==> flow/design.v <==
module decoder(
input [1:0]alu_fn,
output reg arith_enable,cmp_enable,logic_enable,shift_enable
);
always @(*) begin
        arith_enable=0;
        logic_enable=0;
        cmp_enable=0;
        shift_enable=0;
    case (alu_fn)
       2'b00: arith_enable=1;
       2'b01: logic_enable=1;
       2'b10: cmp_enable=1;
       2'b11: shift_enable=1;
    endcase
end
endmodule
module arith_unit#(parameter in_data_width=16,out_data_width=32)(
input signed [in_data_width-1:0]A,B,
input clk,rst,arith_enable,
input [1:0]alu_fn,
output  carry_out,
output reg arith_flag,
output reg signed[out_data_width-1:0]arith_out
);
assign carry_out=arith_out[in_data_width];
always @(posedge clk , negedge rst) begin
    if(!rst)begin
        arith_flag<=0;
        arith_out<=0;
    end
    else if(arith_enable) begin
        arith_flag<=1;
    case (alu_fn)
        2'b00: arith_out<=A + B;
        2'b01: arith_out<=A - B;
        2'b10: arith_out<=A * B;
        2'b11: arith_out<=(B == 0) ? 0 : A / B;
    endcase
    end
    else begin
        arith_flag<=0;
        arith_out<=0;
    end
end
endmodule
module logic_unit#(parameter in_data_width=16,out_data_width=16)(
input signed[in_data_width-1:0]  A,B,
input clk,rst,logic_enable,
input [1:0]alu_fn,
output reg logic_flag,
output reg [out_data_width-1:0]logic_out
);
reg logic_flag_next;
reg [out_data_width-1:0]logic_out_next;
always @(posedge clk , negedge rst) begin
    if(!rst)begin
        logic_out<=0;
        logic_flag<=0;
    end
    else begin
        logic_out<=logic_out_next;
        logic_flag<=logic_flag_next;
    end    
end
always @(*) begin
    if(logic_enable) begin
        logic_flag_next=1;
    case (alu_fn)
        2'b00: logic_out_next= A & B;
        2'b01: logic_out_next= A | B;
        2'b10: logic_out_next=~(A & B);
        2'b11: logic_out_next=~(A | B);
    endcase
    end
    else begin
        logic_flag_next=0;
        logic_out_next=0;
    end
end
endmodule
module cmp_unit#(parameter in_data_width=16,out_data_width=16)(
input [in_data_width-1:0]A,B,
input clk,rst,cmp_enable,
input [1:0]alu_fn,
output reg cmp_flag,
output reg [out_data_width-1:0]cmp_out
);
always @(posedge clk , negedge rst) begin
    if(!rst)begin
        cmp_out<=0;
        cmp_flag<=0;
    end
    else if(cmp_enable) begin
        cmp_flag<=1;
    case (alu_fn)
        2'b00: cmp_out<=0;
        2'b01: cmp_out<=(A==B)?1:0;
        2'b10: cmp_out<=(A>B)?2:0;
        2'b11: cmp_out<=(A<B)?3:0;
    endcase
    end
    else begin
        cmp_out<=0;
        cmp_flag<=0;
    end
end
endmodule
module shift_unit#(parameter in_data_width=16,out_data_width=16)(
input [in_data_width-1:0]A,B,
input clk,rst,shift_enable,
input [1:0]alu_fn,
output reg shift_flag,
output reg [out_data_width-1:0]shift_out
);
always @(posedge clk , negedge rst) begin
    if(!rst)begin
        shift_flag<=0;
        shift_out<=0;
    end
    else if(shift_enable) begin
        shift_flag<=1;
    case (alu_fn)
        2'b00: shift_out<=A>>1;
        2'b01: shift_out<=A<<1;
        2'b10: shift_out<=B>>1;
        2'b11: shift_out<=B<<1;
    endcase
    end
    else begin
        shift_flag<=0;
        shift_out<=0;
    end
end
endmodule
module parameterized_signed_alu #(parameter in_data_width=16,out_data_width=16,arith_out_data_width=32)(
input signed [in_data_width-1:0]A,B,
input clk,rst,
input [3:0]alu_fn,
output shift_flag,arith_flag,logic_flag,cmp_flag,carry_out,
output [out_data_width-1:0]shift_out,logic_out,cmp_out,
output signed[arith_out_data_width-1:0] arith_out
);
wire arith_enable,shift_enable,logic_enable,cmp_enable;
arith_unit dut0(
.A(A),
.B(B),
.clk(clk),
.rst(rst),
.arith_enable(arith_enable),
.alu_fn(alu_fn[1:0]),
.carry_out(carry_out),
.arith_flag(arith_flag),
.arith_out(arith_out)
);
logic_unit dut1(
.A(A),
.B(B),
.clk(clk),
.rst(rst),
.logic_enable(logic_enable),
.alu_fn(alu_fn[1:0]),
.logic_flag(logic_flag),
.logic_out(logic_out)
);
cmp_unit   dut2(
.A(A),
.B(B),
.clk(clk),
.rst(rst),
.cmp_enable(cmp_enable),
.alu_fn(alu_fn[1:0]),
.cmp_flag(cmp_flag),
.cmp_out(cmp_out)
);
shift_unit dut3(
.A(A),
.B(B),
.clk(clk),
.rst(rst),
.shift_enable(shift_enable),
.alu_fn(alu_fn[1:0]),
.shift_flag(shift_flag),
.shift_out(shift_out)
);
decoder dut4(
.alu_fn(alu_fn[3:2]),
.arith_enable(arith_enable),
.cmp_enable(cmp_enable),
.logic_enable(logic_enable),
.shift_enable(shift_enable)
);
endmodule
Settings: LEC_CHECK=0, ABC_AREA=1, CAP_MARGIN=20, CORE_MARGIN=2, CORE_UTILIZATION=72, CTS_CLUSTER_DIAMETER=139, CTS_CLUSTER_SIZE=100, PLACE_DENSITY=0.43, SLEW_MARGIN=20; clock period 57.6 ns.
run.sh (not shown) runs the stock make flow with config.mk's settings and CLKGATE_MAP_FILE=.
The first run stopped in clock tree synthesis with DPL-0038.
Next try:
Settings changed: ABC_AREA 1 to 0, CTS_CLUSTER_DIAMETER 139 to 366.
Clock period 57.6 ns to 58.4 ns, I/O delays scaled along.
Outcome: Now the flow ended with an error in detailed placement; synthesized cell count came out lower by roughly a tenth; die area came out higher slightly; synthesized area came out higher slightly.
Next try:
Settings changed: ABC_AREA 0 to default, CORE_UTILIZATION 72 to 58, CTS_CLUSTER_DIAMETER 366 to default, CTS_CLUSTER_SIZE 100 to default, PLACE_DENSITY 0.43 to default.
Clock period 58.4 ns to 72.6 ns, I/O delays scaled along.
Result: This time the run ended with an error in global routing (GRT-0232). Synthesized area is unchanged. Synthesized cell count is unchanged. Die size increases by 24%.
Next try:
Settings changed: ABC_AREA from default to 1, CORE_UTILIZATION 58 to 72, CTS_CLUSTER_SIZE from default to 100, PLACE_DENSITY from default to 0.43.
Clock period 72.6 ns to 58.4 ns, I/O delays scaled along.
=> With this change the flow ended with an error in clock tree synthesis, error DPL-0038; area after synthesis decreases by 0.82%; die area shrinks by 20%; synthesized cell count rose by 11%.
